==> flow/design.v (excerpt) <==
module fpm(
    input [32:1] a,
    input [32:1] b,
    input clk,
    input rst,
    input in_valid,
    output  [32:1] c,
    output out_valid
    );
Settings: LEC_CHECK=0, ABC_AREA=1, CAP_MARGIN=20, CELL_PAD_IN_SITES_DETAIL_PLACEMENT=0, CORE_ASPECT_RATIO=1.04, CORE_MARGIN=2, CORE_UTILIZATION=23, HOLD_SLACK_MARGIN=0.19, MIN_ROUTING_LAYER=met2, PLACE_DENSITY_LB_ADDON=0.0, SETUP_SLACK_MARGIN=-0.16, SLEW_MARGIN=30, TNS_END_PERCENT=30; clock period 6.53 ns.
run.sh (not shown) runs the stock make flow with config.mk's settings and CLKGATE_MAP_FILE=.
The starting point went through all stages and came out clean.
Rerun with:
Settings changed: ABC_AREA 1 to default, CELL_PAD_IN_SITES_DETAIL_PLACEMENT 0 to default, CORE_ASPECT_RATIO 1.04 to default, CORE_UTILIZATION 23 to 61, CTS_CLUSTER_DIAMETER from default to 209, HOLD_SLACK_MARGIN 0.19 to default, MIN_ROUTING_LAYER met2 to default, PLACE_DENSITY_LB_ADDON 0.0 to default, SETUP_SLACK_MARGIN -0.16 to 0.9, SLEW_MARGIN 30 to 20, TNS_END_PERCENT 30 to default.
Clock period 6.53 ns to 3.31 ns, I/O delays scaled along.
What happened: This time the run reached the layout checks and failed them: setup timing. Worst hold slack gets worse by 0.18 ns. Cell count falls by 38%. First-iteration DRC count shrinks by 50%.
Rerun with:
Settings changed: CORE_UTILIZATION 61 to 68, CTS_CLUSTER_DIAMETER 209 to default, SETUP_SLACK_MARGIN 0.9 to default.
=>
- The new run produced a layout that fails on setup timing
- clock-buffer cell count shrinks by 33
- via count grows by 0.74%
- power grows by 1.0%
Rerun with:
Settings changed: CORE_UTILIZATION 68 to 66, CTS_CLUSTER_DIAMETER from default to 209.
Clock period 3.31 ns to 3.94 ns, I/O delays scaled along.
What happened:
- This time the run went through all stages and came out clean
- die size goes up by 3.0%
- power goes down by 16%
- critical path depth goes down by 3
- setup slack gets better by 0.69 ns
- design area stays flat
- clock skew goes up by 0.022 ns

* * *

fpm again, from the RTL that the note above started with.
// fpm
module fpm(
    input [32:1] a,
    input [32:1] b,
    input clk,
    input rst,
    input in_valid,
    output  [32:1] c,
    output out_valid
    );
==> flow/config.mk <==
export PLATFORM = sky130hd
export DESIGN_NAME = fpm
export DESIGN_NICKNAME = fpm
export VERILOG_FILES = /design/flow/design.v
export SDC_FILE = /design/flow/constraint.sdc
export NUM_CORES = 4
export LEC_CHECK = 0
export ABC_AREA = 1
export CAP_MARGIN = 0
export CORE_MARGIN = 2
export CORE_UTILIZATION = 72
export CTS_CLUSTER_DIAMETER = 400
export CTS_CLUSTER_SIZE = 11
export PLACE_DENSITY_LB_ADDON = 0.01
export SLEW_MARGIN = 35
==> flow/constraint.sdc <==
create_clock -name core_clock -period 2.22 [get_ports {clk}]
set_input_delay 0.4440 -clock core_clock [delete_from_list [all_inputs] [get_ports {clk}]]
set_output_delay 0.4440 -clock core_clock [all_outputs]
set_load 0.01 [all_outputs]
The baseline completed, yet does not pass: setup timing.
Change:
ABC_AREA = not set   (was 1)
CAP_MARGIN = 20   (was 0)
CTS_CLUSTER_DIAMETER = 397   (was 400)
CTS_CLUSTER_SIZE = not set   (was 11)
PLACE_DENSITY_LB_ADDON = not set   (was 0.01)
SLEW_MARGIN = 20   (was 35)
clock period = 3.07 ns   (was 2.22 ns; I/O delays follow)
Outcome: The new run finished but fails on setup timing. Clock skew climbs by 0.0080 ns. Setup slack is better by 0.58 ns. Clock power drops by 24%. Die size drops by 2.8%. Total power drops by 26%. Design area drops by 4.1%. Hold slack is better by 0.014 ns. Global-route usage drops by 2.4 points. Clock-buffer cell count climbs by 118.
Change:
ABC_AREA = 1   (was not set)
CORE_UTILIZATION = 70   (was 72)
CTS_CLUSTER_DIAMETER = not set   (was 397)
clock period = 2.36 ns   (was 3.07 ns; I/O delays follow)
Now the flow finished with antenna rules, setup timing left. Clock-buffer cell count rose by 18. Clock skew increases by 0.0057 ns. Total power went up by 32%. Area after synthesis increases by 2.9%.
Change:
ABC_AREA = not set   (was 1)
CAP_MARGIN = 0   (was 20)
CORE_UTILIZATION = 72   (was 70)
CTS_CLUSTER_DIAMETER = 391   (was not set)
CTS_CLUSTER_SIZE = 14   (was not set)
SETUP_SLACK_MARGIN = -0.3   (was not set)
clock period = 2.89 ns   (was 2.36 ns; I/O delays follow)
Now the flow finished with setup timing left. Non-clock buffer count drops by 346. Count of clock-buffer cells in the layout drops by 282. Global-route usage drops by 1.0 points. Final area drops by 7.6%. Wire length drops by 8.7%. Core utilization drops by 1.7 points.

* * *

fpm again, from the RTL that the note above started with.
// fpm
module fpm(
    input [32:1] a,
    input [32:1] b,
    input clk,
    input rst,
    input in_valid,
    output  [32:1] c,
    output out_valid
    );
clock: 2.89 ns
lec_check: 0
cap_margin: 0
core_margin: 2
core_utilization: 72
cts_cluster_diameter: 391
cts_cluster_size: 14
hold_slack_margin: 0.3
setup_slack_margin: -0.3
slew_margin: 20
The starting point completed and failed the layout checks on setup timing.
Rerun with:
CAP_MARGIN = 20   (was 0)
CORE_UTILIZATION = 70   (was 72)
CTS_CLUSTER_DIAMETER = not set   (was 391)
CTS_CLUSTER_SIZE = not set   (was 14)
HOLD_SLACK_MARGIN = not set   (was 0.3)
SETUP_SLACK_MARGIN = not set   (was -0.3)
clock period = 3.92 ns   (was 2.89 ns; I/O delays follow)
=> With this change the flow completed without violations. Worst hold slack is worse by 0.14 ns. Power went down by 17%. Core utilization went down by 0.14 points. Wire length is about the same. Sequential power went down by 26%. Non-clock buffer count went down by 186.
Rerun with:
CORE_UTILIZATION = 35   (was 70)
clock period = 4.8 ns   (was 3.92 ns; I/O delays follow)
Via count came out lower by a few percent.
Register-to-register slack improved by 0.77 ns.
Routed wire length came out lower slightly.
Final area came out higher slightly.
Area after synthesis does not change.
Non-clock buffer count came out lower by 32.
Critical path depth came out lower by 1.
Final cell count came out higher by about a fifth.
Power came out lower by about a fifth.
Rerun with:
CORE_UTILIZATION = 70   (was 35)
CTS_CLUSTER_DIAMETER = 348   (was not set)
CTS_CLUSTER_SIZE = 31   (was not set)
clock period = 3.28 ns   (was 4.8 ns; I/O delays follow)
The new run produced a layout that fails on setup timing.
Worst setup slack got worse by 0.71 ns.
Synthesized cell count does not change.
Utilization grows by 34 points.
Total power grows by about 12%.
Register-to-register slack got worse by 1.6 ns.
Area after synthesis stays the same.
Count of clock-buffer cells in the layout shrinks by 507.
Critical path depth grows by 4.
Worst hold slack got worse by 0.14 ns.
Design area shrinks by about 8%.
Die area shrinks by about 50%.

* * *

Starting RTL as in the previous note.
==> flow/config.mk <==
export PLATFORM = sky130hd
export DESIGN_NAME = fpm
export DESIGN_NICKNAME = fpm
export VERILOG_FILES = /design/flow/design.v
export SDC_FILE = /design/flow/constraint.sdc
export NUM_CORES = 4
export LEC_CHECK = 0
export ABC_AREA = 1
export CAP_MARGIN = 20
export CORE_MARGIN = 2
export CORE_UTILIZATION = 40
export SETUP_SLACK_MARGIN = -0.16
export SLEW_MARGIN = 20
==> flow/constraint.sdc <==
create_clock -name core_clock -period 5.0 [get_ports {clk}]
set_input_delay 1.0000 -clock core_clock [delete_from_list [all_inputs] [get_ports {clk}]]
set_output_delay 1.0000 -clock core_clock [all_outputs]
set_load 0.01 [all_outputs]
Next try:
- CAP_MARGIN: 20 -> 5
- CORE_MARGIN: 2 -> 8
- CORE_UTILIZATION: 40 -> 35
- HOLD_SLACK_MARGIN: default -> -0.02
- SETUP_SLACK_MARGIN: -0.16 -> default
- TNS_END_PERCENT: default -> 55
What happened:
- clock skew decreases by 0.0046 ns
- hold slack improved by 0.0041 ns
- utilization decreases by 5.6 points
- via count increases slightly
- clock power hardly moves
- global-route usage decreases by 2.4 points
- synthesized area does not change
- register-to-register slack got worse by 0.13 ns
- critical path depth decreases by 5
- wire length barely changes
- sequential power hardly moves
Next try:
- CELL_PAD_IN_SITES_DETAIL_PLACEMENT: default -> 1
- CORE_ASPECT_RATIO: default -> 1.92
- clock period: 5.0 -> 7.22 ns (I/O delays scaled with it)
Result: Die size is about the same. Global-route usage grows by 2.8 points. Utilization shrinks by 0.29 points. Final area shrinks by about 0.9%. Routed wire length grows by 23%. Register-to-register slack improved by 1.7 ns. Worst hold slack improved by 0.029 ns. Count of clock-buffer cells in the layout shrinks by 40.

* * *

## run A
fpm again, from the RTL that the note above started with.
Settings: LEC_CHECK=0, ABC_AREA=1, CAP_MARGIN=20, CELL_PAD_IN_SITES_DETAIL_PLACEMENT=1, CORE_ASPECT_RATIO=1.04, CORE_MARGIN=2, CORE_UTILIZATION=23, MIN_ROUTING_LAYER=met2, SETUP_SLACK_MARGIN=-0.16, SLEW_MARGIN=30; clock period 5.0 ns.
## Diff of input files: run B against run A
- swapping 23 for 66 in CORE_UTILIZATION
- clearing MIN_ROUTING_LAYER, which used to be met2
- swapping 30 for 20 in SLEW_MARGIN
- putting CTS_CLUSTER_SIZE at 31 where nothing was set
- clearing CELL_PAD_IN_SITES_DETAIL_PLACEMENT, which used to be 1
- swapping -0.16 for 0.87 in SETUP_SLACK_MARGIN
- clearing CORE_ASPECT_RATIO, which used to be 1.04
- putting CTS_CLUSTER_DIAMETER at 374 where nothing was set
- clearing ABC_AREA, which used to be 1
- swapping 5.0 for 3.28 in the clock period (ns, I/O delays scaled along)
Findings:
Comparing worst slack on hold paths for run A and run B, the bigger number came from run A.
Although it ran to completion, run B produced a layout that fails the final checks because of negative setup slack.
Area growth from synthesis to layout delta for run B relative to run A: 11 points lower
Compared with run A, area after synthesis in run B decreased by a few percent.
met2 as the most heavily used metal layer in global routing was reported by run B, and met3 by run A.
Run A has lower share of the clock period used by the worst path after layout than run B.
When run B is set beside run A, its actual slew at the worst max-slew pin turns out to be 0.080 ns smaller.
Design area in run B is 12% lower than in run A
Compared run B vs run A, and final-layout clock buffer total is down in run B.
Run B vs run A: post-CTS resize count up
Run B: setup slack after layout 0.63 ns below run A
Looking at cell-internal power, run B sits above run A.
> inputs changed (run B -> run C)
- a deleted CTS_CLUSTER_SIZE that had been 31
- a change of CORE_UTILIZATION from 66 to 58
- a change of SETUP_SLACK_MARGIN from 0.87 to -0.35
- a change of CTS_CLUSTER_DIAMETER from 374 to 209
- a change of the clock period (ns, I/O delays scaled along) from 3.28 to 3.69
- Although run C finished all stages, its layout failed final checks on negative setup slack.
- Of run C and run B, the higher number of nets in the layout belongs to run C.
- STATUS first-iteration DRC count: run C wins against run B
- Between run C and run B, it is run C whose detailed-route vias per instance is lower, by 4.2%.
- On tally of clock buffers in the finished layout: between run C and run B, it ends up higher for run C.

* * *

== run 2 ==
fpm again, from the RTL that the note above started with.
export LEC_CHECK = 0
export CAP_MARGIN = 40
export CORE_MARGIN = 2
export CORE_UTILIZATION = 72
export CTS_CLUSTER_DIAMETER = 391
export CTS_CLUSTER_SIZE = 14
export PLACE_DENSITY_LB_ADDON = 0.05
export SETUP_SLACK_MARGIN = -0.3
export SLEW_MARGIN = 20
create_clock -name core_clock -period 2.89 [get_ports {clk}]
To summarise run 2: no stage aborted, but the layout did not pass its checks, failing on setup timing.
Modified inputs, run 5 compared to run 2
- CTS_CLUSTER_DIAMETER: 391 -> unset
- PLACE_DENSITY_LB_ADDON: 0.05 -> unset
- CAP_MARGIN: 40 -> 20
- CTS_CLUSTER_SIZE: 14 -> unset
- the clock period (ns, I/O delays scaled along): 2.89 -> 3.31
## What came out
- Run 5 against run 2; global-route wire length before repair is up by a few percent.
- As for a clean layout from run 2 and run 5, there is none.
- Run 2 -> stages 100% | layout checks FAIL | setup timing
- Looking only at cell area after layout, and setting everything else aside, the lower value of run 2 and run 5 goes to run 2.
- Via-per-instance ratio: run 5 vs run 2 down 1.1%
- Re proportion of total power due to net switching: run 5 is 0.18 points down on run 2.
- Comparing run 2 and run 5, critical path depth is higher on run 2.
- For the share of power burned in combinational logic, run 5 came in 0.2 points lower than run 2 did.
- [diff] hold slack, run 5 relative to run 2: regression
- Max pre-CTS setup slack across run 2 and run 5: run 5

* * *

Setup of exp/umber:
Starting RTL as in the previous note.
clock: 6.43 ns
lec_check: 0
cap_margin: 20
core_aspect_ratio: 0.72
core_margin: 2
core_utilization: 27
cts_cluster_diameter: 106
gpl_routability_driven: 0
place_density: 0.77
setup_slack_margin: 0.52
slew_margin: 20
Both conditions hold for exp/umber: the flow ran to the end and the final layout passed the timing, DRC and antenna checks.
The following lists how exp/delta was set up differently from exp/umber:
Settings: CTS_CLUSTER_DIAMETER now 105, was 106; CORE_ASPECT_RATIO no longer set, was 0.72; ABC_AREA now 0, previously not set; PLACE_DENSITY now 0.42, was 0.77; SETUP_SLACK_MARGIN now 0.76, was 0.52; GPL_ROUTABILITY_DRIVEN no longer set, was 0; CORE_UTILIZATION now 72, was 27; the clock period (ns, I/O delays scaled along) now 2.69, was 6.43.
Results
- | via count of the routed design | exp/delta vs exp/umber | 3427 higher |
- exp/umber -> exp/delta: sequential power increased by more than 100%
- The growth of design area from synthesis to finish reported for exp/delta is greater than that of exp/umber by 0.23 points.
- exp/delta falls short of exp/umber in wire length.
- Initial antenna violation count was higher in the run labelled exp/umber.
- exp/umber has lower cell count of the worst hold path than exp/delta.
- exp/delta finished all stages; layout check result: FAIL, due to negative setup slack.
- In the metrics for exp/delta and exp/umber, the one carrying the higher half-perimeter wire length after detailed placement is exp/delta.
- Comparing exp/delta and exp/umber, non-clock buffer count is lower on exp/umber.
- exp/delta vs. exp/umber: peak ir drop on the vdd network went up by 480 uV, number of nets in the finished design climbed about 2.3%, final setup TNS lost 32.87 ns.
> inputs changed (exp/delta -> exp/harbor)
Settings: SETUP_SLACK_MARGIN: 0.76 -> -0.3; ABC_AREA: 0 -> unset; CTS_CLUSTER_SIZE: unset -> 14; PLACE_DENSITY: 0.42 -> unset; CAP_MARGIN: 20 -> 40; CTS_CLUSTER_DIAMETER: 105 -> 391; the clock period (ns, I/O delays scaled along): 2.69 -> 2.89.
Notes after the runs:
exp/harbor -> stages 100% | layout checks FAIL | negative setup slack. Summary of exp/harbor over exp/delta: final worst hold slack now sits higher; final cell count without fillers now sits lower. Compared with exp/delta, exp/harbor ends up with a smaller final cell area. Pin slew with the least headroom to its limit for exp/harbor is lower than for exp/delta. Cmp exp/harbor vs exp/delta: area growth from synthesis to final layout lower in exp/harbor. exp/harbor vs exp/delta, highest routing layer actually used: met5 vs met4. In exp/harbor the final worst slack turned out 0.42 ns higher than in exp/delta. Post-layout total power for exp/harbor: about 17% down relative to exp/delta. Worst setup path startpoint: m1.a_16.ppc_0.c7.comb1[22]$_SDFF_PN0_ -> exp/delta, m1.a_16.ppc_0.c7.comb1[21]$_SDFF_PN0_ -> exp/harbor.

* * *

== P ==
fpm again, from the RTL that the note above started with.
Design fpm, start of the top module:
module fpm(
    input [32:1] a,
    input [32:1] b,
    input clk,
    input rst,
    input in_valid,
    output  [32:1] c,
    output out_valid
    );
wire [33:1] w_MAN_a,w_MAN_a2;         
wire [33:1] w_MAN_b,w_MAN_b2;         
wire [8:1] exp_a,exp_b,exp_a2,exp_b2;        
wire [32:1] a1,b1,a2,b2,a3,b3;      
wire sign_a,sign_b,sign_a2,sign_b2;          
reg sign_c;
wire sign_c3;                                
reg [9:1] r_EXP_c;
wire [9:1] w_EXP_c3;                         
wire [9:1] w_EXP_cs;
wire [9:1] w_EXP_cs2;
wire [65:1] w_MAN_c;                         
wire [65:1] w_MAN_cs;
assign w_MAN_a[33]=1'b0;
assign w_MAN_b[33]=1'b0;
reg [19:1] r_VALID;
always@(posedge clk)
    if (!rst)
        r_VALID <= 0;
    else
        r_VALID <= {r_VALID[18:1],in_valid};
assign out_valid=r_VALID[19];
dff_lvl_p1 p1(a,b,rst,clk,a1,b1);
getval m0(a1,b1,w_MAN_a[32:1],w_MAN_b[32:1],exp_a,exp_b,sign_a,sign_b);           
dff_lvl_p2 p2(a1,b1,w_MAN_a,w_MAN_b,exp_a,exp_b,sign_a,sign_b,rst,clk,a2,b2,w_MAN_a2,w_MAN_b2,exp_a2,exp_b2,sign_a2,sign_b2);
always@(*)
begin
    sign_c=sign_a2^sign_b2;
    r_EXP_c=exp_a2+exp_b2-127;
end
wallace m1(w_MAN_c,w_MAN_a2,w_MAN_b2,a2,b2,r_EXP_c,sign_c,clk,rst ,a3,b3,w_EXP_c3,sign_c3 );                                              
    mux22 m2(w_MAN_c[48],w_EXP_c3,w_EXP_cs);             
    mux21 m3(w_EXP_cs,a3,b3,w_EXP_cs2);                  
    mux23 m4(w_MAN_c,a3,b3,w_MAN_cs);                    
    mux24 m5(w_MAN_c[48],w_MAN_cs,w_EXP_cs2,a3,b3,c[31:1]);    
assign c[32]=sign_c3;
endmodule
export LEC_CHECK = 0
export ABC_AREA = 0
export CAP_MARGIN = 5
export CELL_PAD_IN_SITES_DETAIL_PLACEMENT = 1
export CORE_ASPECT_RATIO = 1.92
export CORE_MARGIN = 8
export CORE_UTILIZATION = 35
export CTS_CLUSTER_SIZE = 93
export GPL_ROUTABILITY_DRIVEN = 1
export GPL_TIMING_DRIVEN = 1
export HOLD_SLACK_MARGIN = 0.08
export SLEW_MARGIN = 0
export TNS_END_PERCENT = 55
create_clock -name core_clock -period 6.36 [get_ports {clk}]
Modified inputs, Q compared to P
# P
export LEC_CHECK = 0
export ABC_AREA = 0
export CAP_MARGIN = 5
export CELL_PAD_IN_SITES_DETAIL_PLACEMENT = 1
export CORE_ASPECT_RATIO = 1.92
export CORE_MARGIN = 8
export CORE_UTILIZATION = 35
export CTS_CLUSTER_SIZE = 93
export GPL_ROUTABILITY_DRIVEN = 1
export GPL_TIMING_DRIVEN = 1
export HOLD_SLACK_MARGIN = 0.08
export SLEW_MARGIN = 0
export TNS_END_PERCENT = 55
create_clock -name core_clock -period 6.36 [get_ports {clk}]
# Q
export LEC_CHECK = 0
export CAP_MARGIN = 5
export CORE_MARGIN = 2
export CORE_UTILIZATION = 66
export CTS_CLUSTER_DIAMETER = 374
export CTS_CLUSTER_SIZE = 31
export SETUP_SLACK_MARGIN = 0.87
export SLEW_MARGIN = 20
create_clock -name core_clock -period 3.02 [get_ports {clk}]
Notes after the runs:
- Every run in Q and P closed cleanly, with the single exception of Q.
- Q: flow complete, layout not clean; failing: negative setup slack
- Compared with P, Q shows a higher power spent charging and discharging nets.
- The lower global-route total usage across every layer of Q and P is in P.
- Per the comparison of Q with P, worst hold slack dropped 0.19 ns, share of the clock period used by the worst path after layout climbed 46 points.
- In Q relative to P, worst voltage drop across the vdd grid had gone up by more than 100%.
- Of Q and P, the run reporting the lower routed wire length was Q.
- When Q is measured against P, its maximum buffer depth of the clock tree turns out 1 lower.
- Average detailed-routed wire length per instance | Q above P
> inputs changed (Q -> R)
# Q
export LEC_CHECK = 0
export CAP_MARGIN = 5
export CORE_MARGIN = 2
export CORE_UTILIZATION = 66
export CTS_CLUSTER_DIAMETER = 374
export CTS_CLUSTER_SIZE = 31
export SETUP_SLACK_MARGIN = 0.87
export SLEW_MARGIN = 20
create_clock -name core_clock -period 3.02 [get_ports {clk}]
# R
export LEC_CHECK = 0
export CAP_MARGIN = 5
export CORE_MARGIN = 2
export CORE_UTILIZATION = 66
export CTS_CLUSTER_DIAMETER = 374
export CTS_CLUSTER_SIZE = 31
export SETUP_SLACK_MARGIN = 0.87
export SLEW_MARGIN = 20
export TNS_END_PERCENT = 5
create_clock -name core_clock -period 3.02 [get_ports {clk}]
Results
The flow for R finished, though final verification flagged negative setup slack.
Taking Q as the reference, in R time the worst path needs with I/O delays and setup decreased 0.059 ns; number of stages on the worst setup path ~0 delta; setup slack up 0.059 ns; power in the clock group shows no meaningful change; sequential share of layout area was more or less identical.
Clock skew: R higher than Q
The destination of the critical timing path comes out c[11] in one run and c[29] in the other, namely in Q and R respectively.
| area growth from synthesis to layout | R vs Q | 0.16 points lower |
R against Q: first-iteration DRC count moved down, final worst-path cycle share moved down, routed length per instance moved down, global-route wire length before repair level.
Power is estimated from default activity; no workload was simulated.
